**flow/design.v**
```verilog
module ftdi_sync
(
     input           clk_i
    ,input           rst_i
    ,input           ftdi_rxf_i
    ,input           ftdi_txe_i
    ,input  [  7:0]  ftdi_data_in_i
    ,input           inport_valid_i
    ,input  [  7:0]  inport_data_i
    ,input           outport_accept_i
    ,output          ftdi_siwua_o
    ,output          ftdi_wrn_o
    ,output          ftdi_rdn_o
    ,output          ftdi_oen_o
    ,output [  7:0]  ftdi_data_out_o
    ,output          inport_accept_o
    ,output          outport_valid_o
    ,output [  7:0]  outport_data_o
);
wire [7:0] tx_data_w;
wire       tx_valid_w;
wire       tx_accept_w;
wire [6:0] tx_level_w;
ftdi_fifo
#(
    .WIDTH(8),
    .DEPTH(64),
    .ADDR_W(6),
    .COUNT_W(7)
)
u_fifo_out
(
    .clk_i(clk_i),
    .rst_i(rst_i),
    .push_i(inport_valid_i),
    .data_in_i(inport_data_i),
    .accept_o(inport_accept_o),
    .valid_o(tx_valid_w),
    .data_out_o(tx_data_w),
    .pop_i(tx_accept_w),
    .level_o(tx_level_w)
);
wire tx_empty_next_w = (tx_level_w <= 7'd1);
wire [7:0] rx_data_w  = ftdi_data_in_i;
wire       rx_valid_w = !ftdi_rdn_o && !ftdi_rxf_i;
wire       rx_accept_w;
wire [6:0] rx_level_w;
ftdi_fifo
#(
    .WIDTH(8),
    .DEPTH(64),
    .ADDR_W(6),
    .COUNT_W(7)
)
u_fifo_in
(
    .clk_i(clk_i),
    .rst_i(rst_i),
    .push_i(rx_valid_w),
    .data_in_i(rx_data_w),
    .accept_o(rx_accept_w),
    .valid_o(outport_valid_o),
    .data_out_o(outport_data_o),
    .pop_i(outport_accept_i),
    .level_o(rx_level_w)
);
wire rx_full_next_w = (rx_level_w >= 7'd63);
localparam STATE_W           = 2;
localparam STATE_IDLE        = 2'd0;
localparam STATE_TX          = 2'd1;
localparam STATE_RX          = 2'd2;
reg [STATE_W-1:0] state_q;
wire rx_space_w = rx_accept_w;
wire rx_ready_w = !ftdi_rxf_i;
wire tx_space_w = !ftdi_txe_i;
reg  tx_valid_q;
assign tx_accept_w = !tx_valid_q || (state_q == STATE_TX && tx_space_w);
always @ (posedge clk_i or posedge rst_i)
if (rst_i)
    tx_valid_q   <= 1'b0;
else if (tx_accept_w)
    tx_valid_q   <= tx_valid_w;
reg [STATE_W-1:0] next_state_r;
always @ *
begin
    next_state_r = state_q;
    case (state_q)
    STATE_IDLE :
    begin
        if (rx_ready_w && rx_space_w)
            next_state_r    = STATE_RX;
        else if (tx_space_w && (tx_valid_w || tx_valid_q))
            next_state_r    = STATE_TX;
    end
    STATE_RX :
    begin
        if (!rx_ready_w || rx_full_next_w)
            next_state_r  = STATE_IDLE;
    end
    STATE_TX :
    begin
        if (!tx_space_w || tx_empty_next_w)
            next_state_r  = STATE_IDLE;
    end    
    default:
        ;
   endcase
end
always @ (posedge clk_i or posedge rst_i)
if (rst_i)
    state_q   <= STATE_IDLE;
else
    state_q   <= next_state_r;
reg       rdn_q;
reg       wrn_q;
reg       oen_q;
reg [7:0] data_q;
always @ (posedge clk_i or posedge rst_i)
if (rst_i)
    oen_q   <= 1'b1;
else if (state_q == STATE_IDLE && next_state_r == STATE_RX)
    oen_q   <= 1'b0;
else if (state_q == STATE_RX && next_state_r == STATE_IDLE)
    oen_q   <= 1'b1;
always @ (posedge clk_i or posedge rst_i)
if (rst_i)
    rdn_q   <= 1'b1;
else if (state_q == STATE_IDLE && next_state_r == STATE_RX)
    rdn_q   <= 1'b0;
else if (state_q == STATE_RX && next_state_r == STATE_IDLE)
    rdn_q   <= 1'b1;
always @ (posedge clk_i or posedge rst_i)
if (rst_i)
    wrn_q   <= 1'b1;
else if (state_q == STATE_IDLE && next_state_r == STATE_TX)
    wrn_q   <= 1'b0;
else if (state_q == STATE_TX && next_state_r == STATE_IDLE)
    wrn_q   <= 1'b1;
always @ (posedge clk_i or posedge rst_i)
if (rst_i)
    data_q  <= 8'b0;
else if (tx_accept_w)
    data_q  <= tx_data_w;
assign ftdi_wrn_o      = wrn_q;
assign ftdi_rdn_o      = rdn_q;
assign ftdi_oen_o      = oen_q;
assign ftdi_data_out_o = data_q;
assign ftdi_siwua_o    = 1'b1;  
endmodule
module ftdi_fifo
#(
    parameter WIDTH   = 8,
    parameter DEPTH   = 4,
    parameter ADDR_W  = 2,
    parameter COUNT_W = 3
)
(
     input                clk_i
    ,input                rst_i
    ,input  [WIDTH-1:0]   data_in_i
    ,input                push_i
    ,input                pop_i
    ,output [WIDTH-1:0]   data_out_o
    ,output               accept_o
    ,output               valid_o
    ,output [COUNT_W-1:0] level_o
);
reg [WIDTH-1:0]   ram_q[DEPTH-1:0];
reg [ADDR_W-1:0]  rd_ptr_q;
reg [ADDR_W-1:0]  wr_ptr_q;
reg [COUNT_W-1:0] count_q;
always @ (posedge clk_i or posedge rst_i)
if (rst_i)
begin
    count_q   <= {(COUNT_W) {1'b0}};
    rd_ptr_q  <= {(ADDR_W) {1'b0}};
    wr_ptr_q  <= {(ADDR_W) {1'b0}};
end
else
begin
    if (push_i & accept_o)
    begin
        ram_q[wr_ptr_q] <= data_in_i;
        wr_ptr_q        <= wr_ptr_q + 1;
    end
    if (pop_i & valid_o)
        rd_ptr_q      <= rd_ptr_q + 1;
    if ((push_i & accept_o) & ~(pop_i & valid_o))
        count_q <= count_q + 1;
    else if (~(push_i & accept_o) & (pop_i & valid_o))
        count_q <= count_q - 1;
end
/*verilator lint_off WIDTH*/
assign valid_o       = (count_q != 0);
assign accept_o      = (count_q != DEPTH);
/*verilator lint_on WIDTH*/
assign data_out_o    = ram_q[rd_ptr_q];
assign level_o       = count_q;
endmodule
module ftdi_bridge
#(
     parameter MODE             = "SYNC"
    ,parameter CLK_DIV          = 2
    ,parameter GP_OUTPUTS       = 32
    ,parameter GP_INPUTS        = 32
    ,parameter GPIO_ADDRESS     = 32'hf0000000
    ,parameter GP_IN_EVENT_MASK = 0
    ,parameter AXI_ID           = 0
)
(
     input           clk_i
    ,input           rst_i
    ,input           ftdi_rxf_i
    ,input           ftdi_txe_i
    ,input  [  7:0]  ftdi_data_in_i
    ,input           mem_awready_i
    ,input           mem_wready_i
    ,input           mem_bvalid_i
    ,input  [  1:0]  mem_bresp_i
    ,input  [  3:0]  mem_bid_i
    ,input           mem_arready_i
    ,input           mem_rvalid_i
    ,input  [ 31:0]  mem_rdata_i
    ,input  [  1:0]  mem_rresp_i
    ,input  [  3:0]  mem_rid_i
    ,input           mem_rlast_i
    ,input  [ 31:0]  gp_inputs_i
    ,output          ftdi_siwua_o
    ,output          ftdi_wrn_o
    ,output          ftdi_rdn_o
    ,output          ftdi_oen_o
    ,output [  7:0]  ftdi_data_out_o
    ,output          mem_awvalid_o
    ,output [ 31:0]  mem_awaddr_o
    ,output [  3:0]  mem_awid_o
    ,output [  7:0]  mem_awlen_o
    ,output [  1:0]  mem_awburst_o
    ,output          mem_wvalid_o
    ,output [ 31:0]  mem_wdata_o
    ,output [  3:0]  mem_wstrb_o
    ,output          mem_wlast_o
    ,output          mem_bready_o
    ,output          mem_arvalid_o
    ,output [ 31:0]  mem_araddr_o
    ,output [  3:0]  mem_arid_o
    ,output [  7:0]  mem_arlen_o
    ,output [  1:0]  mem_arburst_o
    ,output          mem_rready_o
    ,output [ 31:0]  gp_outputs_o
);
localparam CMD_NOP          = 4'd0;
localparam CMD_WR           = 4'd1;
localparam CMD_RD           = 4'd2;
localparam CMD_GP_WR        = 4'd3;
localparam CMD_GP_RD        = 4'd4;
localparam CMD_GP_RD_CLR    = 4'd5;
localparam CMD_STREAM_ON    = 4'd6;
localparam CMD_STREAM_OFF   = 4'd7;
localparam LEN_W            = 12;
localparam DATA_W           = 8;
localparam STATE_W          = 4;
localparam STATE_IDLE       = 4'd0;
localparam STATE_CMD        = 4'd1;
localparam STATE_LEN        = 4'd2;
localparam STATE_ADDR0      = 4'd3;
localparam STATE_ADDR1      = 4'd4;
localparam STATE_ADDR2      = 4'd5;
localparam STATE_ADDR3      = 4'd6;
localparam STATE_WRITE      = 4'd7;
localparam STATE_READ       = 4'd8;
localparam STATE_DATA0      = 4'd9;
localparam STATE_DATA1      = 4'd10;
localparam STATE_DATA2      = 4'd11;
localparam STATE_DATA3      = 4'd12;
localparam STATE_GP_WR      = 4'd13;
localparam STATE_GP_RD      = 4'd14;
wire [DATA_W-1:0]   data_tx_w;
wire [DATA_W-1:0]   data_rx_w;
wire                wr_w;
wire                rd_w;
wire                wr_accept_w;
wire                rx_ready_w;
wire                read_skip_w;
reg [STATE_W-1:0]   state_q;
reg [LEN_W-1:0]     len_q;
reg [31:0]          mem_addr_q;
reg                 mem_cyc_q;
reg                 mem_wr_q;
reg [1:0]           data_idx_q;
reg [31:0]          data_q;
reg [GP_OUTPUTS-1:0] gp_out_q;
reg [GP_INPUTS-1:0]  gp_in_q;
wire magic_addr_w = (mem_addr_q == 32'd4026531840);
wire wr_byte_w = (state_q == STATE_WRITE) && rx_ready_w && !mem_cyc_q && (len_q != {LEN_W{1'b0}});
reg [STATE_W-1:0] next_state_r;
always @ *
begin
    next_state_r = state_q;
    case (state_q)
    STATE_IDLE :
    begin
        if (rx_ready_w)
            next_state_r    = STATE_CMD;
    end
    STATE_CMD :
    begin
        if (data_rx_w[3:0] == CMD_NOP)
            next_state_r  = STATE_IDLE;
        else if (data_rx_w[3:0] == CMD_WR || data_rx_w[3:0] == CMD_RD)
            next_state_r  = STATE_LEN;
        else if (data_rx_w[3:0] == CMD_GP_WR)
            next_state_r  = STATE_GP_WR;
        else if (data_rx_w[3:0] == CMD_GP_RD)
            next_state_r  = STATE_GP_RD;
        else
            next_state_r  = STATE_IDLE;
    end
    STATE_LEN :
    begin
        if (rx_ready_w)
            next_state_r  = STATE_ADDR0;
    end
    STATE_ADDR0 : if (rx_ready_w) next_state_r  = STATE_ADDR1;
    STATE_ADDR1 : if (rx_ready_w) next_state_r  = STATE_ADDR2;
    STATE_ADDR2 : if (rx_ready_w) next_state_r  = STATE_ADDR3;
    STATE_ADDR3 :
    begin
        if (rx_ready_w && mem_wr_q) 
            next_state_r  = STATE_WRITE;
        else if (rx_ready_w) 
            next_state_r  = STATE_READ;            
    end
    STATE_WRITE :
    begin
        if (len_q == {LEN_W{1'b0}} && (mem_bvalid_i || magic_addr_w))
            next_state_r  = STATE_IDLE;
        else
            next_state_r  = STATE_WRITE;
    end
    STATE_READ :
    begin
        if (mem_rvalid_i || magic_addr_w)
            next_state_r  = STATE_DATA0;
    end
    STATE_DATA0 :
    begin
        if (read_skip_w)
            next_state_r  = STATE_DATA1;
        else if (wr_accept_w && (len_q == {LEN_W{1'b0}}))
            next_state_r  = STATE_IDLE;
        else if (wr_accept_w)
            next_state_r  = STATE_DATA1;
    end
    STATE_DATA1 :
    begin
        if (read_skip_w)
            next_state_r  = STATE_DATA2;
        else if (wr_accept_w && (len_q == {LEN_W{1'b0}}))
            next_state_r  = STATE_IDLE;
        else if (wr_accept_w)
            next_state_r  = STATE_DATA2;
    end
    STATE_DATA2 :
    begin
        if (read_skip_w)
            next_state_r  = STATE_DATA3;
        else if (wr_accept_w && (len_q == {LEN_W{1'b0}}))
            next_state_r  = STATE_IDLE;
        else if (wr_accept_w)
            next_state_r  = STATE_DATA3;
    end
    STATE_DATA3 :
    begin
        if (wr_accept_w && (len_q != {LEN_W{1'b0}}))
            next_state_r  = STATE_READ;
        else if (wr_accept_w)
            next_state_r  = STATE_IDLE;
    end
    STATE_GP_WR :
    begin
        if (rx_ready_w)
            next_state_r  = STATE_IDLE;
    end
    STATE_GP_RD :
    begin
        if (wr_accept_w)
            next_state_r  = STATE_IDLE;
    end
    default:
        ;
   endcase
end
always @ (posedge clk_i or posedge rst_i)
if (rst_i)
    state_q   <= STATE_IDLE;
else
    state_q   <= next_state_r;
assign wr_w = (((state_q == STATE_DATA0) |
               (state_q == STATE_DATA1) |
               (state_q == STATE_DATA2) |
               (state_q == STATE_DATA3)) && !read_skip_w) |
              (state_q == STATE_GP_RD);
assign rd_w = (state_q == STATE_CMD) |
              (state_q == STATE_LEN) |
              (state_q == STATE_ADDR0) |
              (state_q == STATE_ADDR1) |
              (state_q == STATE_ADDR2) |
              (state_q == STATE_ADDR3) |
              (state_q == STATE_WRITE && !mem_cyc_q && len_q != {LEN_W{1'b0}}) |
              (state_q == STATE_GP_WR);
always @ (posedge clk_i or posedge rst_i)
if (rst_i)
    len_q       <= {LEN_W{1'b0}};
else if (state_q == STATE_CMD && rx_ready_w)
    len_q[11:8] <= data_rx_w[7:4];
else if (state_q == STATE_LEN && rx_ready_w)
    len_q[7:0]  <= data_rx_w[7:0];
else if (wr_byte_w)
    len_q       <= len_q - {{(LEN_W-1){1'b0}}, 1'b1};
else if (state_q == STATE_READ && ((mem_cyc_q && mem_rvalid_i) || magic_addr_w))
    len_q       <= len_q - {{(LEN_W-1){1'b0}}, 1'b1};
else if (((state_q == STATE_DATA0) || (state_q == STATE_DATA1) || (state_q == STATE_DATA2)) && wr_accept_w && !read_skip_w)
    len_q       <= len_q - {{(LEN_W-1){1'b0}}, 1'b1};
always @ (posedge clk_i or posedge rst_i)
if (rst_i)
    mem_addr_q        <= 'd0;
else if (state_q == STATE_ADDR0 && rx_ready_w)
    mem_addr_q[31:24] <= data_rx_w;
else if (state_q == STATE_ADDR1 && rx_ready_w)
    mem_addr_q[23:16] <= data_rx_w;
else if (state_q == STATE_ADDR2 && rx_ready_w)
    mem_addr_q[15:8]  <= data_rx_w;
else if (state_q == STATE_ADDR3 && rx_ready_w)
    mem_addr_q[7:0]   <= data_rx_w;
else if (state_q == STATE_WRITE && (mem_cyc_q && mem_bvalid_i))
    mem_addr_q        <= {mem_addr_q[31:2], 2'b0} + 'd4;
else if (state_q == STATE_READ && (mem_cyc_q && mem_rvalid_i))
    mem_addr_q        <= {mem_addr_q[31:2], 2'b0} + 'd4;
always @ (posedge clk_i or posedge rst_i)
if (rst_i)
    data_idx_q <= 2'b0;
else if (state_q == STATE_ADDR3)
    data_idx_q <= data_rx_w[1:0];
else if (wr_byte_w)
    data_idx_q <= data_idx_q + 2'd1;
else if (((state_q == STATE_DATA0) || (state_q == STATE_DATA1) || (state_q == STATE_DATA2)) && (data_idx_q != 2'b0))
    data_idx_q <= data_idx_q - 2'd1;
assign read_skip_w = (data_idx_q != 2'b0);
always @ (posedge clk_i or posedge rst_i)
if (rst_i)
    data_q <= 32'b0;
else if (state_q == STATE_IDLE)
    data_q <= {{(32-GP_INPUTS){1'b0}}, gp_in_q};
else if (wr_byte_w)
begin
    case (data_idx_q)
        2'd0: data_q[7:0]   <= data_rx_w;
        2'd1: data_q[15:8]  <= data_rx_w;
        2'd2: data_q[23:16] <= data_rx_w;
        2'd3: data_q[31:24] <= data_rx_w;
    endcase
end
else if (state_q == STATE_READ && mem_rvalid_i)
    data_q <= mem_rdata_i;
else if (((state_q == STATE_DATA0) || (state_q == STATE_DATA1) || (state_q == STATE_DATA2)) && (wr_accept_w || read_skip_w))
    data_q <= {8'b0, data_q[31:8]};
assign data_tx_w  = data_q[7:0];
assign mem_wdata_o = data_q;
reg mem_awvalid_q;
reg mem_awvalid_r;
reg mem_wvalid_q;
reg mem_wvalid_r;
always @ *
begin
    mem_awvalid_r = 1'b0;
    mem_wvalid_r  = 1'b0;
    if (mem_awvalid_o && !mem_awready_i)
        mem_awvalid_r = mem_awvalid_q;
    else if (mem_awvalid_o)
        mem_awvalid_r = 1'b0;
    else if (wr_byte_w && (data_idx_q == 2'd3 || len_q == 1))
        mem_awvalid_r = !magic_addr_w;
    if (mem_wvalid_o && !mem_wready_i)
        mem_wvalid_r = mem_wvalid_q;
    else if (mem_wvalid_o)
        mem_wvalid_r = 1'b0;
    else if (wr_byte_w && (data_idx_q == 2'd3 || len_q == 1))
        mem_wvalid_r = !magic_addr_w;
end
always @ (posedge clk_i or posedge rst_i)
if (rst_i)
begin
    mem_awvalid_q <= 1'b0;
    mem_wvalid_q  <= 1'b0;
end
else
begin
    mem_awvalid_q <= mem_awvalid_r;
    mem_wvalid_q  <= mem_wvalid_r;
end
assign mem_awvalid_o = mem_awvalid_q;
assign mem_wvalid_o  = mem_wvalid_q;
assign mem_awaddr_o  = {mem_addr_q[31:2], 2'b0};
assign mem_awid_o    = AXI_ID;
assign mem_awlen_o   = 8'b0;
assign mem_awburst_o = 2'b01;
assign mem_wlast_o   = 1'b1;
assign mem_bready_o = 1'b1;
reg mem_arvalid_q;
reg mem_arvalid_r;
always @ *
begin
    mem_arvalid_r = 1'b0;
    if (mem_arvalid_o && !mem_arready_i)
        mem_arvalid_r = mem_arvalid_q;
    else if (mem_arvalid_o)
        mem_arvalid_r = 1'b0;
    else if (state_q == STATE_READ && !mem_cyc_q)
        mem_arvalid_r = !magic_addr_w;
end
always @ (posedge clk_i or posedge rst_i)
if (rst_i)
    mem_arvalid_q <= 1'b0;
else
    mem_arvalid_q <= mem_arvalid_r;
assign mem_arvalid_o = mem_arvalid_q;
assign mem_araddr_o  = {mem_addr_q[31:2], 2'b0};
assign mem_arid_o    = AXI_ID;
assign mem_arlen_o   = 8'b0;
assign mem_arburst_o = 2'b01;
assign mem_rready_o  = 1'b1;
reg [3:0] mem_sel_q;
reg [3:0] mem_sel_r;
always @ *
begin
    mem_sel_r = 4'b1111;
    case (data_idx_q)
    2'd0: mem_sel_r = 4'b0001;
    2'd1: mem_sel_r = 4'b0011;
    2'd2: mem_sel_r = 4'b0111;
    2'd3: mem_sel_r = 4'b1111;
    endcase
    case (mem_addr_q[1:0])
    2'd0: mem_sel_r = mem_sel_r & 4'b1111;
    2'd1: mem_sel_r = mem_sel_r & 4'b1110;
    2'd2: mem_sel_r = mem_sel_r & 4'b1100;
    2'd3: mem_sel_r = mem_sel_r & 4'b1000;
    endcase
end
always @ (posedge clk_i or posedge rst_i)
if (rst_i)
    mem_sel_q    <= 4'b0;
else if (state_q == STATE_IDLE)
    mem_sel_q   <= 4'b1111;
else if (wr_byte_w && (data_idx_q == 2'd3 || len_q == 1))
    mem_sel_q   <= mem_sel_r;
assign mem_wstrb_o  = mem_sel_q;
always @ (posedge clk_i or posedge rst_i)
if (rst_i)
    mem_wr_q    <= 1'b0;
else if (state_q == STATE_CMD && rx_ready_w)
    mem_wr_q    <= (data_rx_w[3:0] == CMD_WR);
always @ (posedge clk_i or posedge rst_i)
if (rst_i == 1'b1)
    mem_cyc_q <= 1'b0;
else if (mem_arvalid_r || mem_awvalid_r)
    mem_cyc_q <= 1'b1;
else if (mem_bvalid_i || mem_rvalid_i)
    mem_cyc_q <= 1'b0;
reg gpio_wr_q;
always @ (posedge clk_i or posedge rst_i)
if (rst_i)
    gpio_wr_q <= 1'b0;
else if (magic_addr_w && wr_byte_w && (data_idx_q == 2'd3 || len_q == 1))
    gpio_wr_q <= 1'b1;
else
    gpio_wr_q <= 1'b0;
always @ (posedge clk_i or posedge rst_i)
if (rst_i)
    gp_out_q <= {(GP_OUTPUTS){1'b0}};
else if (state_q == STATE_GP_WR && rx_ready_w)
    gp_out_q <= {{(GP_OUTPUTS-8){1'b0}}, data_rx_w};
else if (gpio_wr_q)
    gp_out_q <= data_q[GP_OUTPUTS-1:0];
assign gp_outputs_o = gp_out_q;
reg [GP_INPUTS-1:0]  gp_in_r;
always @ *
begin
    if ((state_q == STATE_GP_RD) && wr_accept_w)
        gp_in_r = gp_inputs_i;
    else
        gp_in_r = (gp_in_q & GP_IN_EVENT_MASK) | gp_inputs_i;
end
always @ (posedge clk_i or posedge rst_i)
if (rst_i)
    gp_in_q <= {(GP_INPUTS){1'b0}};
else
    gp_in_q <= gp_in_r;
generate
if (1)
begin
    ftdi_sync
    u_sync
    (
        .clk_i(clk_i),
        .rst_i(rst_i),
        .ftdi_rxf_i(ftdi_rxf_i),
        .ftdi_txe_i(ftdi_txe_i),
        .ftdi_siwua_o(ftdi_siwua_o),
        .ftdi_wrn_o(ftdi_wrn_o),
        .ftdi_rdn_o(ftdi_rdn_o),
        .ftdi_oen_o(ftdi_oen_o),
        .ftdi_data_out_o(ftdi_data_out_o),
        .ftdi_data_in_i(ftdi_data_in_i),
        .outport_valid_o(rx_ready_w),
        .outport_data_o(data_rx_w),
        .outport_accept_i(rd_w),
        .inport_valid_i(wr_w),
        .inport_data_i(data_tx_w),
        .inport_accept_o(wr_accept_w)
    );
end
endgenerate
endmodule
```
**flow/run.sh**
```bash
#!/bin/bash
# the make line also repeats each setting of config.mk as NAME=value (left out here)
make -C /OpenROAD-flow-scripts/flow DESIGN_CONFIG=/design/flow/config.mk WORK_HOME=/design/flow/orfs CLKGATE_MAP_FILE= finish
```
**flow/config.mk**
```make
export PLATFORM = sky130hd
export DESIGN_NAME = ftdi_bridge
export DESIGN_NICKNAME = ftdi_bridge
export VERILOG_FILES = /design/flow/design.v
export SDC_FILE = /design/flow/constraint.sdc
export NUM_CORES = 4
export LEC_CHECK = 0
export ABC_AREA = 1
export CAP_MARGIN = 20
export CORE_MARGIN = 2
export CORE_UTILIZATION = 72
export PLACE_DENSITY_LB_ADDON = 0.19
export SETUP_SLACK_MARGIN = 2.0
export SLEW_MARGIN = 20
```
**flow/constraint.sdc**
```tcl
create_clock -name core_clock -period 8.06 [get_ports {clk_i}]
set_input_delay 1.6120 -clock core_clock [delete_from_list [all_inputs] [get_ports {clk_i}]]
set_output_delay 1.6120 -clock core_clock [all_outputs]
set_load 0.01 [all_outputs]
```
==> GITHUB_STEP_SUMMARY, run 1 <==
### Flow metrics

| Metric | Value |
|---|---|
| Horiz. Die Dim | `278.1 um` |
| Net Sw Frac | `38.52%` |
| CP max stage delay | `around 580 ps` |
| Hold path depth | `1` |
| Final setup viols | `0` |
| Vias/cell | `6.591` |
| WP data required | `8660 ps` |
| Sequential share of power | `40.1%` |
| Worst Path Buf+Inv | `2` |
| Yosys warning total | `4` |
| CP Class | `reg -> reg` |
| Sw Pwr | `7.961 mW` |
| Register area share after synthesis | `66.98%` |
| Pre-CTS setup slack | `3007 ps` |
| Fin Setup TNS | `0 ps` |
| Min cycle time layout | `4624 ps` |
| FA/HA/MAJ Cells, Area Fraction | `0.8465%` |
| Yosys simple share | `20.59%` |
| Latency at later pin | `730 ps` |
| CTS sink count | `1,243` |
| Comb pwr | `6.64 mW` |
| Tool Warnings | `60` |
| Share of flip-flops with an asynchronous set or reset | `17.62%` |
| Cell family with most CP delay | `simple AND/OR/NAND/NOR gates` |
| Leakage | `about 24 nW` |
| Area delta synth->final | `12.69%` |
| P_seq | `8.28 mW` |
| Comb area leader | `simple AND/OR/NAND/NOR gates` |
| RSZ-0062 raised after global routing | `no` |
| Largest type area fraction | `56.84%` |
| Internal power | `12.70 mW` |
| Final nets | `between 5k and 6k` |
| Largest net degree at the start of global routing | `84` |
| Routed WL | `183,200 um` |
| Yosys aoi share | `4.817%` |
| Remaining Overflow, GRT | `0` |
| Die height | `278.1 um` |
| CTS H-tree lvls | `3` |
| IO Pins | `roughly 270` |
| Synth Area per Inst | `roughly 11 um^2` |
| First-pass GRT wire length | `262,400 um` |
| Final hold vios | `0` |
| CP Depth | `17` |
| Yosys xor share | `0.8904%` |
| HPWL after DPL | `between 100,000 and 150,000 um` |
| Crit. End Element | `flop` |
| #FFs+latches synth | `1,243` |
| Hold buffers post-CTS | `0` |
| Max FO, Critical Path | `29` |
| Commonest flop | `edfxtp_1` |
| WL/cell | `approximately 29 um` |
| TritonRoute pass-1 iters | `10` |
| Clock power frac | `27.8%` |
| Post-Syn Area | `between 50,000 and 60,000 um^2` |
| Crit path DAT | `5220 ps` |
| Hold crit path type | `reg -> reg` |
| Post-Synthesis Cells | `5,100` |
| Critical Path Start | `genblk1.u_sync.u_fifo_in.rd_ptr_q[1]` |
| Chip area | `about 77,000 um^2` |
| Fmax | `approximately 0.22 GHz` |
| Reg2reg setup slack | `3440 ps` |
| CTS Buffer Depth | `3` |
| Yosys Chip Area | `54,100 um^2` |
| Max VDD drop | `0.2927 mV` |
| DR iter-0 viols | `7,696` |
| Core Box Area | `74,450 um^2` |
| Crit path to | `data_q[20]` |
| GRT Overall Usage | `a little under half` |
| DR vias | `42.21k` |
| Max Slew Vio Count | `0` |
| CP most frequent cell | `nand2_1` |
| Floorplan utilization | `72.67%` |
| Worst r2r src | `genblk1.u_sync.u_fifo_in.rd_ptr_q[1]` |
| Top cells by area | `edfxtp_1, dfrtp_1, nand2_1` |
| Cell variety after synth | `62` |
| Max stage delay cell, worst path | `nand3_1` |
| Number of enable flip-flop cells | `1,024` |
| Slew @ Worst Pin | `around 1200 ps` |
| Synth mux share | `less than 1%` |
| CTS root buf | `clkbuf_16` |
| TritonCTS Buffers | `117` |
| Worst hold path startpoint | `mem_wvalid_q` |
| R2R depth | `17` |
| Clk pin slew, worst setup/hold paths | `60 ps` |
| Outcome | `finished clean` |
| Post-synth top area cell | `edfxtp_1` |
| Routed Antenna Nets | `0` |
| Final RePlAce weighted congestion | `1.124` |
| Util after Layout | `81.89%` |
| Buffers added on ports | `222` |
| P_clk | `5.74 mW` |
| WHS Endpoint | `mem_wvalid_q` |
| PwrDens | `338.9 nW/um^2` |
| Part of the cycle the worst path needs | `57.37%` |
| Setup Skew | `31.99 ps` |
| Slew headroom | `between 10% and 20%` |
| TritonCTS clock tree | `built` |
| Combinational share of power | `32.2%` |
| Startpoint types | `flop` |
| Sequence of cells on the critical path | `inv_1 > ha_1 > buf_4 > nand3_1 > nor2_1 > nand2_1 > nand2_1 > nor3_1 > nand2_1 > nor2_1 > nand2_1 > nor2_1 > nand2_2 > nand2_2 > nand2_1 > nand2_1 > nand2_1` |
| Setup Fix Bufs, Post-CTS | `0` |
| Top cells by count | `nand2_1, edfxtp_1, nor2_1` |
| DRC Markers | `0` |
| Core Rows | `100` |
| Top Consumer | `sequential cells` |
| Max cap viols | `0` |
| Worst r2r dst | `data_q[20]` |
| Antenna violations before repair | `13` |
| Setup WS post-layout | `between 3000 and 4000 ps` |
| Yosys Instances | `5,100` |
| CTS resizes | `0` |
| Vias in the first global route | `~40k` |
| Yosys top cell by instances | `nand2_1` |
[metrics by stage]
| stage | total power [mW] | instances | cell area (um^2) | hold WS (ps) |
|---|---|---|---|---|
| global route | 21.20 | 6400 | 60960 | 512.4 |
| detailed placement | 14.61 | 6175 | 56900 | 465.4 |
| global placement | 14.45 | 6173 | 56880 | 460.1 |
| CTS | 20.22 | 6396 | 60900 | 473.4 |
| finish | 20.66 | 6404 | 60970 | 471.6 |
| floorplan | 11.99 | 5134 | 54230 | 458.8 |
[layer usage]
metal / vias up / wire length (um) / GRT usage, %
met2: 3989 / 79890 / 70.04
met1: 19446 / 56390 / 58.18
met5: - / 103 / 0.1876
met4: 14 / 19210 / 37.95
met3: 1085 / 27620 / 15.00
li1: 17672 / - / -
[area by class of cell]
class / count / area, um^2
inverter: 471 / 1777
antenna: 5 / 12.51
sequential: 1243 / 36240
clock inverter: 76 / 840.8
clock buffer: 145 / 3153
tap: 969 / 1212
timing repair buffer: 305 / 2815
fill: 4226 / 13480
multi-input combinational: 3190 / 14910
==> run 2: changes to the inputs <==
- CAP_MARGIN: 20 -> 5
- CELL_PAD_IN_SITES_DETAIL_PLACEMENT: default -> 0
- CELL_PAD_IN_SITES_GLOBAL_PLACEMENT: default -> 1
- CORE_ASPECT_RATIO: default -> 0.63
- CORE_MARGIN: 2 -> 5
- CORE_UTILIZATION: 72 -> 20
- CTS_CLUSTER_SIZE: default -> 95
- GPL_TIMING_DRIVEN: default -> 0
- MAX_ROUTING_LAYER: default -> met5
- PLACE_DENSITY_LB_ADDON: 0.19 -> 0.08
- SETUP_SLACK_MARGIN: 2.0 -> -0.2
- clock period: 8.06 -> 4.69 ns (I/O delays scaled with it)
==> GITHUB_STEP_SUMMARY, run 2 <==
### Flow metrics

| Metric | Value |
|---|---|
| CP most frequent cell | `nand2_1` |
| #FFs+latches synth | `1,243 (unchanged)` |
| Final nets | `5,728 (+4.9%)` |
| Crit path to | `data_q[10]` |
| Yosys simple share | `20.59% (unchanged)` |
| Hold buffers post-CTS | `0 (unchanged)` |
| TritonCTS clock tree | `built` |
| DR iter-0 viols | `4,983 (-35%)` |
| Top cells by count | `nand2_1, edfxtp_1, nor2_1` |
| Final RePlAce weighted congestion | `0.8916 (-21%)` |
| Antenna violations before repair | `48 (+35)` |
| Hold crit path type | `reg -> reg` |
| Chip area | `281,300 um^2 (+260%)` |
| Tool Warnings | `61 (+1.7%)` |
| Die height | `422.8 um (+52%)` |
| Post-synth top area cell | `edfxtp_1` |
| Comb area leader | `simple AND/OR/NAND/NOR gates` |
| First-pass GRT wire length | `378,600 um (+44%)` |
| Yosys warning total | `4 (unchanged)` |
| Crit path DAT | `5620 ps (+400 ps)` |
| DR vias | `41.36k (-2.0%)` |
| Remaining Overflow, GRT | `0 (unchanged)` |
| FA/HA/MAJ Cells, Area Fraction | `0.8465% (unchanged)` |
| Leakage | `25.99 nW (+6.2%)` |
| Max cap viols | `0 (unchanged)` |
| Largest type area fraction | `56.84% (unchanged)` |
| Yosys aoi share | `4.817% (unchanged)` |
| Post-Synthesis Cells | `5,100 (unchanged)` |
| Area delta synth->final | `24.83%` |
| Register area share after synthesis | `66.98% (unchanged)` |
| Yosys xor share | `0.8904% (unchanged)` |
| Routed Antenna Nets | `0 (unchanged)` |
| Cell family with most CP delay | `simple AND/OR/NAND/NOR gates` |
| CP Class | `reg -> reg` |
| Commonest flop | `edfxtp_1` |
| HPWL after DPL | `217,600 um (+82%)` |
| CTS root buf | `clkbuf_16` |
| R2R depth | `17 (unchanged)` |
| PwrDens | `598.3 nW/um^2 (+77%)` |
| Worst r2r dst | `data_q[10]` |
| PnR Total Power | `40.40 mW (+96%)` |
| Max Slew Vio Count | `0 (unchanged)` |
| P_clk | `11.8 mW (+110%)` |
| Max FO, Critical Path | `10 (-66%)` |
| Yosys top cell by instances | `nand2_1` |
| IO Pins | `272 (unchanged)` |
| Latency at later pin | `840 ps (+110 ps)` |
| DRC Markers | `0 (unchanged)` |
| Reg2reg setup slack | `-250 ps (-3690 ps)` |
| Top Consumer | `sequential cells` |
| Combinational share of power | `34.7% (+2.5 points)` |
| Number of enable flip-flop cells | `1,024 (unchanged)` |
| Clock power frac | `29.2% (+1.4 points)` |
| CP max stage delay | `540 ps (-40 ps)` |
| Outcome | `finished with violations` |
| CP Depth | `17 (unchanged)` |
| Slew @ Worst Pin | `1283 ps (+38.07 ps)` |
| Vias/cell | `4.441 (-33%)` |
| Sequence of cells on the critical path | `inv_1 > ha_1 > buf_2 > nand2_1 > nor2_1 > nand2_1 > nand2_1 > nor2_1 > nand2_1 > nor2_1 > nand2_1 > nor2_1 > nand2_2 > nand2_1 > nand3_1 > nand2_1 > nand2_1` |
| Post-route cell area | `67,530 um^2 (+11%)` |
| WL/cell | `31.00 um (+8.4%)` |
| Worst Path Buf+Inv | `2 (unchanged)` |
| GRT Overall Usage | `19.96% (-27 points)` |
| Final hold vios | `0 (unchanged)` |
| Top cells by area | `edfxtp_1, dfrtp_1, nand2_1` |
| Fmax | `0.2024 GHz (-6.4%)` |
| Max stage delay cell, worst path | `nand2_1` |
| Vias in the first global route | `39.04k (-2.3%)` |
| Slew headroom | `14.17% (-2.5 points)` |
| Max VDD drop | `0.2807 mV (-4.1%)` |
| Share of flip-flops with an asynchronous set or reset | `17.62% (unchanged)` |
| Floorplan utilization | `20.11% (-53 points)` |
| Post-Syn Area | `54,100 um^2 (unchanged)` |
| Synth mux share | `0.01850% (unchanged)` |
| Worst r2r src | `genblk1.u_sync.u_fifo_in.rd_ptr_q[1]` |
| WHS Endpoint | `mem_wvalid_q` |
| Startpoint types | `flop` |
| Clk pin slew, worst setup/hold paths | `60 ps (about the same)` |
| Largest net degree at the start of global routing | `51 (-39%)` |
| Hold path depth | `1 (unchanged)` |
| WP data required | `5370 ps (-3290 ps)` |
| Worst hold path startpoint | `mem_wvalid_q` |
| CTS H-tree lvls | `4 (+1)` |
| Final setup viols | `20 (+20)` |
| CTS Buffer Depth | `4 (+1)` |
| Sequential share of power | `36.1% (-4.0 points)` |
| Horiz. Die Dim | `665.3 um (+140%)` |
| Setup Skew | `68.67 ps (+36.68 ps)` |
| Core Box Area | `269,000 um^2 (+260%)` |
| Setup Fix Bufs, Post-CTS | `0 (unchanged)` |
| Crit. End Element | `flop` |
| Core Rows | `151 (+51%)` |
| CTS sink count | `1,243 (unchanged)` |
| Part of the cycle the worst path needs | `105.4% (+48 points)` |
| Placed instance area | `62,700 um^2 (+10%)` |
| Buffers added on ports | `222 (unchanged)` |
| Fin Setup TNS | `-1897 ps (-1897 ps)` |
| Internal power | `23.59 mW (+86%)` |
| Yosys Instances | `5,100 (unchanged)` |
| TritonRoute pass-1 iters | `6 (-4)` |
| Critical Path Start | `genblk1.u_sync.u_fifo_in.rd_ptr_q[1]` |
| P_seq | `14.6 mW (+76%)` |
| Synth Area per Inst | `10.61 um^2 (unchanged)` |
| Comb pwr | `14.0 mW (+110%)` |
| Setup WS post-layout | `-251.2 ps (-3687 ps)` |
| Routed WL | `288,800 um (+58%)` |
| Yosys Chip Area | `54,100 um^2 (unchanged)` |
| Min cycle time layout | `4941 ps (+317.2 ps)` |
| Failed Checks | `negative setup slack` |
| Cell variety after synth | `62 (unchanged)` |
| TritonCTS Buffers | `155 (+32%)` |
| Net Sw Frac | `41.60% (+3.1 points)` |
| Sw Pwr | `16.81 mW (+110%)` |
-- run 2: routing by layer --
layer | track usage (%) | vias to the layer above | share of wire [%]
met5 | 0 | - | 0.038
met4 | 2.936 | 18 | 1.4
met1 | 33.29 | 21272 | 54
met2 | 25.06 | 1555 | 36
met3 | 5.232 | 261 | 8.3
li1 | - | 18258 | -
-- run 2: timing repair --
| item | in CTS | in global routing |
|---|---|---|
| gates cloned | 0 | 0 |
| pin swaps | 1 | 1 |
| endpoints found under the setup margin | 13 | 44 |
| resized | 6 | 12 |
-- run 2: metrics by stage --
step           setup WS, ps  instances  utilization [%]  hold slack, ps
2_1_floorplan        -400.3       5134                -           458.8
3_3_place_gp          -5350       8951            22.66           466.0
3_5_place_dp          -1346       9036            23.31           469.7
4_1_cts              -196.7       9302            25.06           412.9
5_1_grt              -177.4       9302            25.09           430.6
6_report             -251.2       9315            25.10           474.6
-- run 2: area by class of cell --
cell class	instances	area, um^2
antenna	13	32.53
buffer	230	1398
clock buffer	197	4172
clock inverter	69	540.5
fill	28681	201500
inverter	471	1777
multi-input combinational	3190	15270
sequential	1243	36260
tap	3595	4498
timing repair buffer	307	3581
==> run 3: changes to the inputs <==
- ABC_AREA: 1 -> default
- CAP_MARGIN: 5 -> 20
- CELL_PAD_IN_SITES_DETAIL_PLACEMENT: 0 -> default
- CELL_PAD_IN_SITES_GLOBAL_PLACEMENT: 1 -> default
- CORE_ASPECT_RATIO: 0.63 -> default
- CORE_MARGIN: 5 -> 2
- CORE_UTILIZATION: 20 -> 69
- CTS_CLUSTER_SIZE: 95 -> 32
- GPL_TIMING_DRIVEN: 0 -> default
- MAX_ROUTING_LAYER: met5 -> default
- PLACE_DENSITY_LB_ADDON: 0.08 -> default
- SETUP_SLACK_MARGIN: -0.2 -> default
- clock period: 4.69 -> 3.43 ns (I/O delays scaled with it)
==> GITHUB_STEP_SUMMARY, run 3 <==
### Flow metrics

| Metric | Value |
|---|---|
| DR iter-0 viols | `9,234 (+85%)` |
| Max VDD drop | `0.8055 mV (+190%)` |
| Die height | `276.5 um (-35%)` |
| Yosys Instances | `3,746 (-27%)` |
| Post-Syn Area | `51,230 um^2 (-5.3%)` |
| Startpoint types | `flop` |
| Max cap viols | `0 (unchanged)` |
| Remaining Overflow, GRT | `0 (unchanged)` |
| Combinational share of power | `39.2% (+4.5 points)` |
| WP data required | `4010 ps (-1360 ps)` |
| Pre-CTS setup slack | `-1137 ps (+209.0 ps)` |
| Yosys top cell by instances | `edfxtp_1` |
| Register area share after synthesis | `70.74% (+3.8 points)` |
| WL/cell | `36.82 um (+19%)` |
| Crit path to | `mem_addr_q[23]` |
| Worst Path Buf+Inv | `5 (+3)` |
| Fmax | `0.2569 GHz (+27%)` |
| Sequential share of power | `35.9% (-0.2 points)` |
| DRC Markers | `0 (unchanged)` |
| Core Rows | `99 (-34%)` |
| Antenna violations before repair | `11 (-77%)` |
| Placed instance area | `57,960 um^2 (-7.6%)` |
| P_clk | `13.7 mW (+20%)` |
| Critical Path Start | `genblk1.u_sync.u_fifo_in.rd_ptr_q[4]` |
| Routed Antenna Nets | `0 (unchanged)` |
| Sequence of cells on the critical path | `buf_4 > buf_4 > and2_1 > buf_4 > a22o_1 > a32oi_2 > nand4_1 > nor4_2 > buf_4 > a31o_4 > buf_4 > a21oi_1 > o22a_1` |
| Hold crit path type | `in -> reg` |
| Reg2reg setup slack | `-460 ps (-210 ps)` |
| Largest net degree at the start of global routing | `87 (+71%)` |
| Hold path depth | `1 (unchanged)` |
| Final nets | `4,584 (-20%)` |
| Failed Checks | `negative setup slack` |
| Commonest flop | `edfxtp_1` |
| Share of flip-flops with an asynchronous set or reset | `17.62% (unchanged)` |
| HPWL after DPL | `131,800 um (-39%)` |
| Floorplan utilization | `69.97% (+50 points)` |
| Max FO, Critical Path | `7 (-3)` |
| WHS Endpoint | `gp_in_q[2]` |
| Final RePlAce weighted congestion | `1.128 (+27%)` |
| Vias/cell | `7.601 (+71%)` |
| Post-Synthesis Cells | `3,746 (-27%)` |
| CTS sink count | `1,243 (unchanged)` |
| CP max stage delay | `600 ps (+60 ps)` |
| TritonRoute pass-1 iters | `17 (+11)` |
| Cell family with most CP delay | `AND-OR/OR-AND gates` |
| Clk pin slew, worst setup/hold paths | `60 ps (about the same)` |
| Tool Warnings | `63 (+3.3%)` |
| Internal power | `34.63 mW (+47%)` |
| CTS root buf | `clkbuf_16` |
| Final setup viols | `68 (+240%)` |
| Outcome | `finished with violations` |
| GRT Overall Usage | `51.55% (+32 points)` |
| Post-route cell area | `63,460 um^2 (-6.0%)` |
| Hold Slack | `431.3 ps (-43.25 ps)` |
| Final hold vios | `0 (unchanged)` |
| Post-synth top area cell | `edfxtp_1` |
| Comb pwr | `21.6 mW (+54%)` |
| R2R depth | `13 (-4)` |
| RSZ-0062 raised after global routing | `yes` |
| Slew @ Worst Pin | `1172 ps (-111.0 ps)` |
| Worst r2r src | `genblk1.u_sync.u_fifo_in.rd_ptr_q[4]` |
| DR vias | `41.99k (+1.5%)` |
| Yosys xor share | `0.8378% (-0.053 points)` |
| Leakage | `23.19 nW (-11%)` |
| Number of enable flip-flop cells | `1,024 (unchanged)` |
| Yosys aoi share | `10.36% (+5.5 points)` |
| CP Depth | `13 (-4)` |
| TritonCTS clock tree | `built` |
| Top cells by count | `edfxtp_1, nor2_1, a22oi_1` |
| First-pass GRT wire length | `280,400 um (-26%)` |
| Core Box Area | `73,210 um^2 (-73%)` |
| CP Class | `reg -> reg` |
| Slew headroom | `21.89% (+7.7 points)` |
| Top Consumer | `combinational cells` |
| IO Pins | `272 (unchanged)` |
| Chip area | `76,440 um^2 (-73%)` |
| #FFs+latches synth | `1,243 (unchanged)` |
| TritonCTS Buffers | `119 (-23%)` |
| Top cells by area | `edfxtp_1, dfrtp_1, a22oi_1` |
| Worst hold path startpoint | `gp_inputs_i[2]` |
| Part of the cycle the worst path needs | `113.5% (+8.1 points)` |
| Util after Layout | `86.68% (+62 points)` |
| Sw Pwr | `20.42 mW (+21%)` |
| Setup WS post-layout | `-461.8 ps (-210.7 ps)` |
| Setup Skew | `36.68 ps (-31.99 ps)` |
| Horiz. Die Dim | `276.5 um (-58%)` |
| Latency at later pin | `720 ps (-120 ps)` |
| Hold buffers post-CTS | `0 (unchanged)` |
| Synth mux share | `1.461% (+1.4 points)` |
| PwrDens | `867.5 nW/um^2 (+45%)` |
| Synth Area per Inst | `13.67 um^2 (+29%)` |
| Cell variety after synth | `89 (+44%)` |
| Net Sw Frac | `37.09% (-4.5 points)` |
| CP most frequent cell | `buf_4` |
| Routed WL | `203,400 um (-30%)` |
| Yosys warning total | `4 (unchanged)` |
| Comb area leader | `simple AND/OR/NAND/NOR gates` |
| CTS Buffer Depth | `3 (-1)` |
| Vias in the first global route | `39.77k (+1.9%)` |
| P_seq | `19.7 mW (+35%)` |
| Crit. End Element | `flop` |
| Buffers added on ports | `222 (unchanged)` |
| PnR Total Power | `55.05 mW (+36%)` |
| Area delta synth->final | `23.88%` |
| CTS H-tree lvls | `3 (-1)` |
| Max stage delay cell, worst path | `a32oi_2` |
| Max Slew Vio Count | `0 (unchanged)` |
| FA/HA/MAJ Cells, Area Fraction | `0.8940% (+0.048 points)` |
| Min cycle time layout | `3892 ps (-1049 ps)` |
| Clock power frac | `24.9% (-4.3 points)` |
| Yosys Chip Area | `51,230 um^2 (-5.3%)` |
| Worst r2r dst | `mem_addr_q[23]` |
| Largest type area fraction | `60.03% (+3.2 points)` |
| Crit path DAT | `4470 ps (-1150 ps)` |
| Yosys simple share | `12.37% (-8.2 points)` |
run 3: layout make-up:
class | count | area [um^2]
Antenna cell | 6 | 15.01
Sequential cell | 1243 | 36250
Tap cell | 959 | 1200
Multi-Input combinational cell | 2201 | 14330
Fill cell | 3188 | 9751
Timing Repair Buffer | 845 | 7432
Clock buffer | 144 | 3144
Clock inverter | 82 | 904.6
Inverter | 44 | 172.7
run 3: metrics by stage:
stage,cells,TNS [ps]
after CTS,5496,0
after global routing,5518,-10490
after global placement,5238,-17040
after detailed placement,5238,-22580
final,5524,-11100
after floorplan,3780,0
run 3: repair_timing:
item | 4_1_cts | 5_1_grt
setup buffers | 33 | 22
pin swaps | 18 | 41
gates cloned | 1 | 2
gates resized | 95 | 121
endpoints found under the setup margin | 85 | 103
run 3: layer usage:
metal,global-route usage (%),share of wire [%]
met5,0,0.081
met4,43.58,12
met3,18.28,17
met2,76.74,43
met1,60.27,28
==> run 4: changes to the inputs <==
- ABC_AREA: default -> 1
- CORE_ASPECT_RATIO: default -> 1.15
- CORE_MARGIN: 2 -> 7
- CORE_UTILIZATION: 69 -> 26
- CTS_CLUSTER_DIAMETER: default -> 244
- CTS_CLUSTER_SIZE: 32 -> default
- HOLD_SLACK_MARGIN: default -> 0.13
- MAX_ROUTING_LAYER: default -> met4
- PLACE_DENSITY_LB_ADDON: default -> 0.1
- SETUP_SLACK_MARGIN: default -> -0.88
- SLEW_MARGIN: 20 -> 30
- TNS_END_PERCENT: default -> 35
- clock period: 3.43 -> 10.0 ns (I/O delays scaled with it)
==> GITHUB_STEP_SUMMARY, run 4 <==
### Flow metrics

| Metric | Value |
|---|---|
| Outcome | `finished clean` |
| Leakage | `24.95 nW (+7.6%)` |
| Core Box Area | `206,700 um^2 (+180%)` |
| WL/cell | `27.90 um (-24%)` |
| Chip area | `221,100 um^2 (+190%)` |
| Post-route cell area | `64,170 um^2 (+1.1%)` |
| PwrDens | `275.4 nW/um^2 (-68%)` |
| Critical Path Start | `ftdi_rxf_i` |
| First-pass GRT wire length | `314,700 um (+12%)` |
| CTS Buffer Depth | `3 (unchanged)` |
| Tool Warnings | `62 (-1.6%)` |
| TritonCTS clock tree | `built` |
| Max stage delay cell, worst path | `nor2_1` |
| Hold path depth | `2 (+1)` |
| Yosys Instances | `5,100 (+36%)` |
| RSZ-0062 raised after global routing | `no` |
| CP Class | `in -> reg` |
| Routed WL | `229,400 um (+13%)` |
| Placed instance area | `59,400 um^2 (+2.5%)` |
| Startpoint types | `input pin` |
| Yosys top cell by instances | `nand2_1` |
| Top Consumer | `sequential cells` |
| Commonest flop | `edfxtp_1` |
| Crit path to | `genblk1.u_sync.u_fifo_in.ram_q[5][1]` |
| CTS H-tree lvls | `4 (+1)` |
| Reg2reg setup slack | `5590 ps (+6050 ps)` |
| Hold buffers post-CTS | `0 (unchanged)` |
| HPWL after DPL | `161,900 um (+23%)` |
| Die height | `503.2 um (+82%)` |
| Horiz. Die Dim | `439.4 um (+59%)` |
| Yosys warning total | `4 (unchanged)` |
| Cell variety after synth | `62 (-30%)` |
| Synth Area per Inst | `10.61 um^2 (-22%)` |
| Latency at later pin | `800 ps (+80 ps)` |
| Final setup viols | `0 (-100%)` |
| DR vias | `38.84k (-7.5%)` |
| Fin cells | `8,221 (+49%)` |
| Top cells by area | `edfxtp_1, dfrtp_1, nand2_1` |
| Min cycle time layout | `roughly 4900 ps` |
| WHS Endpoint | `genblk1.u_sync.data_q[3]` |
| Post-Synthesis Cells | `5,100 (+36%)` |
| Max cap viols | `0 (unchanged)` |
| PnR Total Power | `17.67 mW (-68%)` |
| Combinational share of power | `31.6% (-7.6 points)` |
| Buffers added on ports | `222 (unchanged)` |
| WP data required | `10,400 ps (+6390 ps)` |
| Setup Fix Bufs, Post-CTS | `0 (-100%)` |
| Number of enable flip-flop cells | `1,024 (unchanged)` |
| Part of the cycle the worst path needs | `48.74% (-65 points)` |
| P_seq | `6.74 mW (-66%)` |
| Filler cells | `21.42k (+570%)` |
| Max FO, Critical Path | `8 (+1)` |
| Floorplan utilization | `26.17% (-44 points)` |
| Largest net degree at the start of global routing | `110 (+26%)` |
| Comb pwr | `5.58 mW (-74%)` |
| TritonRoute pass-1 iters | `7 (-10)` |
| DRC Markers | `0 (unchanged)` |
| Worst Path Buf+Inv | `2 (-3)` |
| TritonCTS Buffers | `150 (+26%)` |
| Slew @ Worst Pin | `1045 ps (-127.1 ps)` |
| CTS resizes | `0 (-100%)` |
| Register area share after synthesis | `66.98% (-3.8 points)` |
| Internal power | `10.76 mW (-69%)` |
| Number of cells after detailed placement | `7,944 (+52%)` |
| P_clk | `5.36 mW (-61%)` |
| Routed Antenna Nets | `0 (unchanged)` |
| Antenna violations before repair | `4 (-7)` |
| Share of flip-flops with an asynchronous set or reset | `17.62% (unchanged)` |
| Cell family with most CP delay | `simple AND/OR/NAND/NOR gates` |
| CP max stage delay | `880 ps (+280 ps)` |
| Largest type area fraction | `56.84% (-3.2 points)` |
| DR iter-0 viols | `3,294 (-64%)` |
| Net Sw Frac | `39.15% (+2.1 points)` |
| Synth mux share | `0.01850% (-1.4 points)` |
| Max VDD drop | `0.1845 mV (-77%)` |
| IO Pins | `272 (unchanged)` |
| Sequential share of power | `38.1% (+2.2 points)` |
| Worst hold path startpoint | `genblk1.u_sync.data_q[3]` |
| Vias in the first global route | `38.09k (-4.2%)` |
| #FFs+latches synth | `1,243 (unchanged)` |
| FA/HA/MAJ Cells, Area Fraction | `0.8465% (-0.048 points)` |
| Worst r2r src | `genblk1.u_sync.u_fifo_in.rd_ptr_q[0]` |
| CTS sink count | `1,243 (unchanged)` |
| Final hold vios | `0 (unchanged)` |
| Yosys Chip Area | `54,100 um^2 (+5.6%)` |
| Vias/cell | `4.725 (-38%)` |
| Crit. End Element | `flop` |
| Remaining Overflow, GRT | `0 (unchanged)` |
| Worst r2r dst | `data_q[5]` |
| Yosys simple share | `20.59% (+8.2 points)` |
| Yosys xor share | `0.8904% (+0.053 points)` |
| Fin Setup TNS | `0 ps (+11,100 ps)` |
| Clk pin slew, worst setup/hold paths | `50 ps (about the same)` |
| Slew headroom | `30.10% (+8.2 points)` |
| Sequence of cells on the critical path | `clkdlybuf4s50_1 > nor2_1 > nand2_1 > nor2_1 > inv_1 > nor2_1 > nand2_1 > nor2_1` |
| Sw Pwr | `6.918 mW (-66%)` |
| Hold crit path type | `reg -> reg` |
| Max Slew Vio Count | `0 (unchanged)` |
| GRT Overall Usage | `20.76% (-31 points)` |
| R2R depth | `17 (+4)` |
| Area delta synth->final | `18.61%` |
| Yosys aoi share | `4.817% (-5.5 points)` |
| Fmax | `~0.21 GHz` |
| Setup Skew | `35.08 ps (-1.599 ps)` |
| CTS root buf | `clkbuf_16` |
| Top cells by count | `nand2_1, edfxtp_1, nor2_1` |
| Hold Slack | `476.5 ps (+45.13 ps)` |
| Core Rows | `179 (+81%)` |
| Crit path DAT | `5270 ps (+800 ps)` |
| Final RePlAce weighted congestion | `0.9163 (-19%)` |
| Comb area leader | `simple AND/OR/NAND/NOR gates` |
| Post-synth top area cell | `edfxtp_1` |
| Clock power frac | `30.3% (+5.4 points)` |
| CP most frequent cell | `nor2_1` |
| Post-Syn Area | `54,100 um^2 (+5.6%)` |
| CP Depth | `8 (-5)` |
| Final nets | `5,511 (+20%)` |
==> run 4: stage by stage <==
stage / utilization, % / setup slack (ps)
CTS: 31.02 / 5221
global placement: 28.67 / 4368
floorplan: - / 1891
detailed placement: 28.74 / 4338
global route: 31.04 / 4951
finish: 31.04 / 5126
==> run 4: final cells by class <==
| type | instances | area [um^2] | area share [%] |
|---|---|---|---|
| clock inverter | 70 | 559.3 | 0.8716 |
| timing repair buffer | 325 | 2992 | 4.662 |
| inverter | 471 | 1780 | 2.775 |
| antenna | 1 | 2.502 | 0.003900 |
| sequential | 1243 | 36250 | 56.50 |
| tap | 2715 | 3397 | 5.294 |
| multi-input combinational | 3190 | 15010 | 23.39 |
| clock buffer | 206 | 4173 | 6.503 |
==> run 4: per-layer routing <==
metal  track usage (%)  vias to the layer above  wire length, um
li1                  -                    17827                -
met1             25.34                    19612            94780
met2             35.19                     1090           114400
met3             2.576                      313             9900
met4             8.200                        0            10360
met5                 -                        -                0
==> run 5: changes to the inputs <==
- CAP_MARGIN: 20 -> 5
- CELL_PAD_IN_SITES_DETAIL_PLACEMENT: default -> 0
- CELL_PAD_IN_SITES_GLOBAL_PLACEMENT: default -> 1
- CORE_ASPECT_RATIO: 1.15 -> 0.63
- CORE_MARGIN: 7 -> 3
- CORE_UTILIZATION: 26 -> 69
- CTS_CLUSTER_DIAMETER: 244 -> 265
- CTS_CLUSTER_SIZE: default -> 95
- GPL_TIMING_DRIVEN: default -> 1
- HOLD_SLACK_MARGIN: 0.13 -> 0.22
- MAX_ROUTING_LAYER: met4 -> met5
- MIN_ROUTING_LAYER: default -> met2
- PLACE_DENSITY_LB_ADDON: 0.1 -> 0.08
- SETUP_SLACK_MARGIN: -0.88 -> -0.2
- TNS_END_PERCENT: 35 -> default
- clock period: 10.0 -> 4.69 ns (I/O delays scaled with it)
==> GITHUB_STEP_SUMMARY, run 5 <==
### Metrics collected by this job

| Metric | Value |
|---|---|
| Outcome | `aborted with a tool error` |
| Failing step | `5_1_grt` |
| Stop Error | `[ERROR GRT-0116] Global routing finished with congestion. Check the congestion regions in the DRC Viewer.` |
| Commonest flop | `edfxtp_1` |
| Final RePlAce weighted congestion | `1.367 (+49%)` |
| Synth mux share | `0.01850% (unchanged)` |
| Post-synth top area cell | `edfxtp_1` |
| Core Rows | `80 (-55%)` |
| Setup Fix Bufs, Post-CTS | `0 (unchanged)` |
| Yosys warning total | `4 (unchanged)` |
| Number of enable flip-flop cells | `1,024 (unchanged)` |
| Cell variety after synth | `62 (unchanged)` |
| Top cells by count | `nand2_1, edfxtp_1, nor2_1` |
| HPWL after DPL | `131,300 um (-19%)` |
| Number of cells after detailed placement | `6,336 (-20%)` |
| Top cells by area | `edfxtp_1, dfrtp_1, nand2_1` |
| IO Pins | `272 (unchanged)` |
| FA/HA/MAJ Cells, Area Fraction | `0.8465% (unchanged)` |
| CTS root buf | `clkbuf_16` |
| Floorplan utilization | `70.56% (+44 points)` |
| Yosys simple share | `20.59% (unchanged)` |
| Yosys Chip Area | `54,100 um^2 (unchanged)` |
| Largest type area fraction | `56.84% (unchanged)` |
| GRT Overall Usage | `76.30%` |
| Remaining Overflow, GRT | `1,588` |
| CTS Buffer Depth | `3 (unchanged)` |
| Yosys top cell by instances | `nand2_1` |
| Core Box Area | `76,670 um^2 (-63%)` |
| Die height | `228.3 um (-55%)` |
| Hold buffers post-CTS | `0 (unchanged)` |
| Buffers added on ports | `222 (unchanged)` |
| CTS sink count | `1,243 (unchanged)` |
| TritonCTS Buffers | `17 (-89%)` |
| CTS H-tree lvls | `1 (-3)` |
| Yosys aoi share | `4.817% (unchanged)` |
| Post-Synthesis Cells | `5,100 (unchanged)` |
| Comb area leader | `simple AND/OR/NAND/NOR gates` |
| Chip area | `81,890 um^2 (-63%)` |
| Horiz. Die Dim | `358.8 um (-18%)` |
| Register area share after synthesis | `66.98% (unchanged)` |
| Yosys Instances | `5,100 (unchanged)` |
| Yosys xor share | `0.8904% (unchanged)` |
| #FFs+latches synth | `1,243 (unchanged)` |
| Synth Area per Inst | `10.61 um^2 (unchanged)` |
| CTS resizes | `0 (unchanged)` |
| Share of flip-flops with an asynchronous set or reset | `17.62% (unchanged)` |
| Post-Syn Area | `54,100 um^2 (unchanged)` |
==> run 5: per-stage QoR <==
| step | TNS [ps] | worst slack, ps | util, % | cell area (um^2) | power (mW) |
|---|---|---|---|---|---|
| floorplan | -12810 | -400.3 | - | 54230 | 20.61 |
| detailed placement | 0 | 610.6 | 75.37 | 57790 | 25.43 |
| CTS | 0 | 619.9 | 76.02 | 58290 | 28.83 |
| global placement | 0 | 710.2 | 75.35 | 57770 | 25.18 |
==> run 5: layer usage <==
metal | track usage [%] | overflow
met5 | 71.94 | 156
met2 | 77.77 | 87
met3 | 95.11 | 1265
met1 | - | -
met4 | 44.00 | 80
==> run 6: changes to the inputs <==
- ABC_AREA: 1 -> default
- CORE_ASPECT_RATIO: 0.63 -> default
- CORE_MARGIN: 3 -> 2
- CORE_UTILIZATION: 69 -> 70
- CTS_CLUSTER_DIAMETER: 265 -> default
- GPL_TIMING_DRIVEN: 1 -> default
- HOLD_SLACK_MARGIN: 0.22 -> default
- MIN_ROUTING_LAYER: met2 -> default
- PLACE_DENSITY: default -> 0.62
- PLACE_DENSITY_LB_ADDON: 0.08 -> default
- SETUP_SLACK_MARGIN: -0.2 -> 0.88
- SLEW_MARGIN: 30 -> 20
- clock period: 4.69 -> 3.02 ns (I/O delays scaled with it)
==> GITHUB_STEP_SUMMARY, run 6 <==
### Metrics collected by this job

| Metric | Value |
|---|---|
| CTS H-tree lvls | `3 (+2)` |
| Outcome | `aborted with a tool error` |
| Floorplan utilization | `70.45% (-0.11 points)` |
| Yosys top cell by instances | `edfxtp_1` |
| Cell variety after synth | `89 (+44%)` |
| GRT Overall Usage | `77.15%` |
| Failing step | `5_1_grt` |
| Share of flip-flops with an asynchronous set or reset | `17.62% (unchanged)` |
| Post-Syn Area | `51,230 um^2 (-5.3%)` |
| CTS sink count | `1,243 (unchanged)` |
| Number of enable flip-flop cells | `1,024 (unchanged)` |
| Horiz. Die Dim | `274.5 um (-23%)` |
| Top cells by count | `edfxtp_1, nor2_1, a22oi_1` |
| Remaining Overflow, GRT | `~470` |
| Top cells by area | `edfxtp_1, dfrtp_1, a22oi_1` |
| Register area share after synthesis | `70.74% (+3.8 points)` |
| Final RePlAce weighted congestion | `1.190 (-13%)` |
| Buffers added on ports | `222 (unchanged)` |
| Comb area leader | `simple AND/OR/NAND/NOR gates` |
| Yosys aoi share | `10.36% (+5.5 points)` |
| FA/HA/MAJ Cells, Area Fraction | `0.8940% (+0.048 points)` |
| Commonest flop | `edfxtp_1` |
| TritonCTS Buffers | `117 (+100)` |
| Core Rows | `99 (+24%)` |
| Post-Synthesis Cells | `3,746 (-27%)` |
| Yosys Chip Area | `51,230 um^2 (-5.3%)` |
| Yosys simple share | `12.37% (-8.2 points)` |
| Yosys xor share | `0.8378% (-0.053 points)` |
| Die height | `274.5 um (+20%)` |
| HPWL after DPL | `133,400 um (+1.7%)` |
| Synth Area per Inst | `13.67 um^2 (+29%)` |
| Synth mux share | `1.461% (+1.4 points)` |
| CTS root buf | `clkbuf_16` |
| Post-synth top area cell | `edfxtp_1` |
| IO Pins | `272 (unchanged)` |
| Core Box Area | `72,710 um^2 (-5.2%)` |
| #FFs+latches synth | `1,243 (unchanged)` |
| Yosys warning total | `4 (unchanged)` |
| Stop Error | `[ERROR GRT-0116] Global routing finished with congestion. Check the congestion regions in the DRC Viewer.` |
| Largest type area fraction | `60.03% (+3.2 points)` |
| Chip area | `75,360 um^2 (-8.0%)` |
| CTS Buffer Depth | `3 (unchanged)` |
| Yosys Instances | `3,746 (-27%)` |
==> run 6: metrics by stage <==
step / instance area, um^2 / setup WS [ps] / cells
4_1_cts: 68230 / -240.9 / 5704
3_5_place_dp: 60220 / -875.4 / 5348
2_1_floorplan: 52090 / -289.1 / 3780
3_3_place_gp: 60220 / -765.1 / 5348
==> run 6: repair_timing <==
item / CTS
gates cloned: 4
buffers inserted: 130
hold buffers: 0
gates resized: 644
pin swaps: 205
setup endpoints to repair: 1320
hold endpoints to repair: 0
==> run 6: layer usage <==
layer / overflow / GRT usage (%)
met1: 12 / 78.00
met2: 220 / 93.75
met3: 16 / 62.39
met4: 213 / 73.48
met5: 5 / 33.58
==> run 7: changes to the inputs <==
- CAP_MARGIN: 5 -> 20
- CELL_PAD_IN_SITES_DETAIL_PLACEMENT: 0 -> default
- CELL_PAD_IN_SITES_GLOBAL_PLACEMENT: 1 -> default
- CORE_UTILIZATION: 70 -> 63
- CTS_CLUSTER_SIZE: 95 -> default
- MAX_ROUTING_LAYER: met5 -> default
- PLACE_DENSITY: 0.62 -> default
- SETUP_SLACK_MARGIN: 0.88 -> default
- clock period: 3.02 -> 5.28 ns (I/O delays scaled with it)
==> GITHUB_STEP_SUMMARY, run 7 <==
### Flow metrics

| Metric | Value |
|---|---|
| Post-Synthesis Cells | `3,746 (unchanged)` |
| Crit. End Element | `flop` |
| Yosys Chip Area | `51,230 um^2 (unchanged)` |
| Util after Layout | `between 70% and 80%` |
| CTS resizes | `0 (-100%)` |
| Slew headroom | `7.638%` |
| Top cells by area | `edfxtp_1, dfrtp_1, a22oi_1` |
| Post-synth top area cell | `edfxtp_1` |
| P_seq | `13.0 mW` |
| Area delta synth->final | `15.48%` |
| Max Slew Vio Count | `0` |
| Worst hold path startpoint | `gp_in_q[17]` |
| CTS sink count | `1,243 (unchanged)` |
| Chip area | `83,610 um^2 (+11%)` |
| Hold path depth | `2` |
| CP Class | `reg -> reg` |
| Min cycle time layout | `4512 ps` |
| Metal-1 WL | `60,810 um` |
| Vias in the first global route | `between 30k and 40k` |
| CTS Buffer Depth | `3 (unchanged)` |
| Core Rows | `104 (+5.1%)` |
| FA/HA/MAJ Cells, Area Fraction | `0.8940% (unchanged)` |
| Pre-CTS setup slack | `919.2 ps (+1795 ps)` |
| Register area share after synthesis | `70.74% (unchanged)` |
| CP max stage delay | `680 ps` |
| Core Box Area | `80,550 um^2 (+11%)` |
| Worst Path Buf+Inv | `2` |
| Max stage delay cell, worst path | `dfrtp_2` |
| Yosys xor share | `0.8378% (unchanged)` |
| Combinational share of power | `32.2%` |
| TritonRoute pass-1 iters | `9` |
| Hold crit path type | `reg -> reg` |
| Internal power | `between 20 and 25 mW` |
| Leakage | `20.78 nW` |
| Critical Path Start | `genblk1.u_sync.u_fifo_in.rd_ptr_q[2]` |
| Cell family with most CP delay | `simple AND/OR/NAND/NOR gates` |
| Top cells by count | `edfxtp_1, nor2_1, a22oi_1` |
| Hold buffers post-CTS | `0 (unchanged)` |
| Comb pwr | `10.3 mW` |
| Clk pin slew, worst setup/hold paths | `60 ps` |
| Synth mux share | `1.461% (unchanged)` |
| Comb area leader | `simple AND/OR/NAND/NOR gates` |
| Sequence of cells on the critical path | `buf_4 > and3_1 > buf_4 > and3_1 > a2111oi_0 > nand4_1 > nor3_1 > o211a_1 > o21ai_0 > a22o_1` |
| Outcome | `finished clean` |
| Yosys warning total | `4 (unchanged)` |
| IO Pins | `272 (unchanged)` |
| Commonest flop | `edfxtp_1` |
| Filler cells | `5,137` |
| WL met2 | `86,400 um` |
| Setup Skew | `37.57 ps` |
| Number of enable flip-flop cells | `1,024 (unchanged)` |
| Worst r2r dst | `len_q[2]` |
| Worst r2r src | `genblk1.u_sync.u_fifo_in.rd_ptr_q[2]` |
| Floorplan utilization | `63.60% (-6.9 points)` |
| Share of flip-flops with an asynchronous set or reset | `17.62% (unchanged)` |
| Reg area | `around 36,000 um^2` |
| Horiz. Die Dim | `289.2 um (+5.3%)` |
| Remaining Overflow, GRT | `0` |
| WHS Endpoint | `data_q[17]` |
| WP data required | `approximately 5900 ps` |
| DR iter-0 viols | `6,669` |
| #FFs+latches synth | `1,243 (unchanged)` |
| Synth Area per Inst | `13.67 um^2 (unchanged)` |
| Buffers added on ports | `222 (unchanged)` |
| HPWL after DPL | `127,200 um (-4.7%)` |
| Yosys Instances | `3,746 (unchanged)` |
| Yosys simple share | `12.37% (unchanged)` |
| Logic cell area | `13,570 um^2` |
| Die height | `289.2 um (+5.3%)` |
| Cell variety after synth | `89 (unchanged)` |
| Largest type area fraction | `60.03% (unchanged)` |
| Post-Syn Area | `51,230 um^2 (unchanged)` |
| Antenna violations before repair | `6` |
| Part of the cycle the worst path needs | `85.46%` |
| Reg2reg setup slack | `770 ps` |
| Crit path DAT | `just over 5000 ps` |
| GRT Overall Usage | `between 40% and 50%` |
| Clock power frac | `27.0%` |
| Fin Setup TNS | `0 ps` |
| Crit path to | `len_q[2]` |
| Routed Antenna Nets | `0` |
| Setup Fix Bufs, Post-CTS | `0 (-100%)` |
| Net Sw Frac | `36.87%` |
| Max FO, Critical Path | `30` |
| RSZ-0062 raised after global routing | `no` |
| CTS H-tree lvls | `3 (unchanged)` |
| WL/cell | `around 36 um` |
| Final hold vios | `0` |
| DR top layer | `met5` |
| CTS root buf | `clkbuf_16` |
| Yosys top cell by instances | `edfxtp_1` |
| Final RePlAce weighted congestion | `1.047 (-12%)` |
| R2R depth | `10` |
| Yosys aoi share | `10.36% (unchanged)` |
| PwrDens | `around 540 nW/um^2` |
| Max cap viols | `0` |
| TritonCTS Buffers | `121 (+3.4%)` |
| TritonCTS clock tree | `built` |
| Sequential share of power | `40.8%` |
| Max VDD drop | `about 0.51 mV` |
| P_clk | `about 8.6 mW` |
-- run 7: per-stage QoR --
stage / cell area [um^2] / std cells / hold slack (ps) / total power, mW
after floorplan: 51350 / 3780 / 428.1 / 18.29
after CTS: 59090 / 5207 / 451.6 / 31.36
after detailed placement: 55160 / 4987 / 437.4 / 22.91
final: 59160 / 5217 / 452.5 / 31.83
after global routing: 59140 / 5212 / 486.3 / 32.55
after global placement: 55100 / 4984 / 437.1 / 22.57
-- run 7: layout make-up --
cell class	instances	area share [%]
Sequential cell	1243	61.28
Multi-Input combinational cell	2201	22.94
Timing Repair Buffer	443	6.578
Clock buffer	162	5.533
Tap cell	1060	2.242
Clock inverter	58	1.108
Inverter	44	0.2919
Antenna cell	6	0.02538
-- run 7: per-layer routing --
metal  up-vias  track usage (%)
met5         -                0
li1      14998                -
met4         2            31.34
met1     18416            56.31
met2      3420            68.86
met3       769            11.25
Power and IR drop assume default switching activity.
